// neural_pipeline_top
module neural_pipeline_top (
    input wire clk,
    input wire rst,
    input wire signed [15:0] raw_in,
    output wire signed [15:0] vel_out
);
Settings: LEC_CHECK=0, CAP_MARGIN=20, CELL_PAD_IN_SITES_DETAIL_PLACEMENT=2, CELL_PAD_IN_SITES_GLOBAL_PLACEMENT=2, CORE_ASPECT_RATIO=0.83, CORE_MARGIN=10, CORE_UTILIZATION=45, CTS_CLUSTER_DIAMETER=57, CTS_CLUSTER_SIZE=92, GPL_ROUTABILITY_DRIVEN=0, GPL_TIMING_DRIVEN=1, HOLD_SLACK_MARGIN=0.14, MAX_ROUTING_LAYER=met5, MIN_ROUTING_LAYER=met2, PLACE_DENSITY_LB_ADDON=0.12, SETUP_SLACK_MARGIN=3.37, SLEW_MARGIN=30, TNS_END_PERCENT=45; clock period 14.1 ns.
run.sh (not shown) runs the stock make flow with config.mk's settings and CLKGATE_MAP_FILE=.
The starting point died in 3_5_place_dp (DPL-0033).
Rerun with:
==> flow/config.mk (replaced) <==
export PLATFORM = sky130hd
export DESIGN_NAME = neural_pipeline_top
export DESIGN_NICKNAME = neural_pipeline_top
export VERILOG_FILES = /design/flow/design.v
export SDC_FILE = /design/flow/constraint.sdc
export NUM_CORES = 4
export LEC_CHECK = 0
export CAP_MARGIN = 20
export CORE_MARGIN = 2
export CORE_UTILIZATION = 12
export SLEW_MARGIN = 20
==> flow/constraint.sdc (replaced) <==
create_clock -name core_clock -period 30.3 [get_ports {clk}]
set_input_delay 6.0600 -clock core_clock [delete_from_list [all_inputs] [get_ports {clk}]]
set_output_delay 6.0600 -clock core_clock [all_outputs]
set_load 0.01 [all_outputs]
What happened:
- The changed run ran to the end with no violations
- synthesized area does not change
- die area is higher to 3.3 times its value
- synthesized cell count stays the same
Rerun with:
--- a/flow/config.mk
+++ b/flow/config.mk
@@ -9,3 +9,3 @@
 export CORE_MARGIN = 2
-export CORE_UTILIZATION = 12
+export CORE_UTILIZATION = 58
 export SLEW_MARGIN = 20
==> flow/constraint.sdc (replaced) <==
create_clock -name core_clock -period 14.9 [get_ports {clk}]
set_input_delay 2.9800 -clock core_clock [delete_from_list [all_inputs] [get_ports {clk}]]
set_output_delay 2.9800 -clock core_clock [all_outputs]
set_load 0.01 [all_outputs]
What happened: This time the run finished with negative setup slack left. Global-route usage went up by 26 points. Non-clock buffer count goes up by 745. Register-to-register slack loses 13000 ps.
Rerun with:
--- a/flow/config.mk
+++ b/flow/config.mk
@@ -7,5 +7,8 @@
 export LEC_CHECK = 0
+export ABC_AREA = 1
 export CAP_MARGIN = 20
-export CORE_MARGIN = 2
-export CORE_UTILIZATION = 58
+export CORE_MARGIN = 7
+export CORE_UTILIZATION = 44
+export CTS_CLUSTER_SIZE = 100
 export SLEW_MARGIN = 20
+export TNS_END_PERCENT = 20
==> flow/constraint.sdc (replaced) <==
create_clock -name core_clock -period 25.0 [get_ports {clk}]
set_input_delay 5.0000 -clock core_clock [delete_from_list [all_inputs] [get_ports {clk}]]
set_output_delay 5.0000 -clock core_clock [all_outputs]
set_load 0.01 [all_outputs]
Effect: This time the run passed the timing, DRC and antenna checks; cell count rises by about 8%; cell area falls by 13%.

---

The RTL this note starts from:
==> flow/design.v <==
`timescale 1ns / 1ps
module iir_filter (
    input wire clk,
    input wire rst,
    input wire signed [15:0] x_in,
    output reg signed [15:0] y_out
);
    localparam signed [39:0] B0 =  3947;
    localparam signed [39:0] B1 = -7894;
    localparam signed [39:0] B2 =  3947;
    localparam signed [39:0] A2 = -7891; 
    localparam signed [39:0] A3 =  3801;
    reg signed [39:0] z1;
    reg signed [39:0] z2;
    wire signed [39:0] x_ext;
    wire signed [39:0] b0_x, b1_x, b2_x;
    wire signed [39:0] a2_y, a3_y;
    wire signed [39:0] y_acc;
    assign x_ext = {{24{x_in[15]}}, x_in};
    assign b0_x = x_ext * B0;
    assign b1_x = x_ext * B1;
    assign b2_x = x_ext * B2;
    assign y_acc = b0_x + z1;
    reg signed [15:0] y_comb;
    wire signed [39:0] y_scaled = y_acc >>> 12; 
    always @(*) begin
        if (y_scaled > 32767)      
            y_comb = 32767;
        else if (y_scaled < -32768) 
            y_comb = -32768;
        else                        
            y_comb = y_scaled[15:0];
    end
    wire signed [39:0] y_comb_ext = {{24{y_comb[15]}}, y_comb};
    assign a2_y = y_comb_ext * A2;
    assign a3_y = y_comb_ext * A3;
    always @(posedge clk) begin
        if (rst) begin
            y_out <= 0;
            z1 <= 0;
            z2 <= 0;
        end else begin
            y_out <= y_comb;
            z1 <= b1_x - a2_y + z2;
            z2 <= b2_x - a3_y;
        end
    end
endmodule
`timescale 1ns / 1ps
module threshold_estimator (
    input wire clk,
    input wire rst,
    input wire signed [15:0] data_in,
    output reg signed [15:0] threshold
);
    reg signed [15:0] abs_data;
    always @(*) begin
        if (data_in == -16'd32768) abs_data = 16'd32767;
        else abs_data = (data_in < 0) ? -data_in : data_in;
    end
    localparam K = 14; 
    reg signed [31:0] accumulator;
    always @(posedge clk) begin
        if (rst) begin
            accumulator <= 0;
            threshold <= 0;
        end else begin
            accumulator <= accumulator - (accumulator >>> K) + abs_data;
            threshold <= -(((accumulator >>> K) * 45) >>> 3);
        end
    end
endmodule
`timescale 1ns / 1ps
module spike_detect (
    input wire clk,
    input wire rst,
    input wire signed [15:0] data_in,
    input wire signed [15:0] threshold,
    output reg spike_out
);
    localparam integer LOCKOUT = 20;
    localparam signed [15:0] SATURATION_NEG = -16'd30000;
    reg [4:0] timer;
    always @(posedge clk) begin
        if (rst) begin
            spike_out <= 0;
            timer <= 0;
        end else begin
            spike_out <= 0;
            if (timer > 0) begin
                timer <= timer - 1;
            end else begin
                if ((data_in < threshold) && (data_in > SATURATION_NEG)) begin
                    spike_out <= 1;
                    timer <= LOCKOUT;
                end
            end
        end
    end
endmodule
`timescale 1ns / 1ps
module velocity_decoder (
    input wire clk,
    input wire rst,
    input wire bin_strobe,  
    input wire signed [15:0] bin_count,  
    output reg signed [15:0] velocity  
);
    localparam signed [15:0] M1 = 16'd3891;  
    localparam signed [15:0] M2 = 16'd819;  
    localparam signed [15:0] MAX_VEL = 16'd20480; 
    localparam signed [15:0] MIN_VEL = -16'd20480;
    reg signed [31:0] term1;  
    reg signed [31:0] term2;  
    reg signed [31:0] sum;  
    always @(posedge clk) begin
        if (rst) begin
            velocity <= 0;
        end else if (bin_strobe) begin
            term1 = velocity * M1; 
            term2 = (bin_count * M2) <<< 12;
            sum = term1 + term2;
            if ((sum >>> 12) > MAX_VEL) 
                velocity <= MAX_VEL;
            else if ((sum >>> 12) < MIN_VEL)
                velocity <= MIN_VEL;
            else
                velocity <= sum >>> 12;
        end
    end
endmodule
`timescale 1ns / 1ps
module neural_pipeline_top (
    input wire clk,
    input wire rst,
    input wire signed [15:0] raw_in,
    output wire signed [15:0] vel_out
);
    wire signed [15:0] filt_out;
    wire spike_pulse_raw;  
    reg spike_pulse_safe;  
    wire signed [15:0] auto_threshold;
    reg [17:0] warmup_cnt; 
    always @(posedge clk) begin
        if (rst) begin
            warmup_cnt <= 0;
            spike_pulse_safe <= 0;
        end else begin
            if (warmup_cnt < 150000) 
                warmup_cnt <= warmup_cnt + 1;
            if (warmup_cnt == 150000) 
                spike_pulse_safe <= spike_pulse_raw;
            else 
                spike_pulse_safe <= 0;
        end
    end
    reg [10:0] bin_timer;
    reg bin_strobe;
    reg signed [15:0] bin_accumulator;
    reg signed [15:0] current_bin_count;
    iir_filter u_filter (
        .clk(clk),
        .rst(rst),
        .x_in(raw_in),
        .y_out(filt_out)
    );
    threshold_estimator u_thresh_gen (
        .clk(clk),
        .rst(rst),
        .data_in(filt_out),
        .threshold(auto_threshold)
    );
    spike_detect u_detect (
        .clk(clk),
        .rst(rst),
        .data_in(filt_out),
        .threshold(auto_threshold), 
        .spike_out(spike_pulse_raw) 
    );
    always @(posedge clk) begin
        if (rst) begin
            bin_timer <= 0;
            bin_accumulator <= 0;
            current_bin_count <= 0;
            bin_strobe <= 0;
        end else begin
            bin_strobe <= 0;
            if (spike_pulse_safe)
                bin_accumulator <= bin_accumulator + 1;
            if (bin_timer == 1499) begin
                bin_timer <= 0;
                current_bin_count <= bin_accumulator;
                bin_accumulator <= 0;
                bin_strobe <= 1;
            end else begin
                bin_timer <= bin_timer + 1;
                bin_strobe <= 0;
            end
        end
    end
    velocity_decoder u_decoder (
        .clk(clk),
        .rst(rst),
        .bin_strobe(bin_strobe),
        .bin_count(current_bin_count),
        .velocity(vel_out)
    );
endmodule
Settings: LEC_CHECK=0, ABC_AREA=1, CAP_MARGIN=20, CORE_MARGIN=2, CORE_UTILIZATION=72, CTS_CLUSTER_DIAMETER=190, GPL_ROUTABILITY_DRIVEN=1, GPL_TIMING_DRIVEN=1, MAX_ROUTING_LAYER=met4, PLACE_DENSITY_LB_ADDON=0.01, SETUP_SLACK_MARGIN=4.8, SLEW_MARGIN=20; clock period 16.7 ns.
The baseline failed in global routing (5_1_grt).
Rerun with:
Settings changed: CTS_CLUSTER_DIAMETER 190 to 207, GPL_ROUTABILITY_DRIVEN 1 to unset, GPL_TIMING_DRIVEN 1 to unset, PLACE_DENSITY_LB_ADDON 0.01 to 0.04, SETUP_SLACK_MARGIN 4.8 to 2.68.
Clock period 16.7 ns to 18.7 ns, I/O delays scaled along.
=> Now the flow reached the layout checks and failed them: max-capacitance violations, max-slew violations, negative setup slack. Synthesized area does not change. Die area does not change. Synthesized cell count is unchanged.
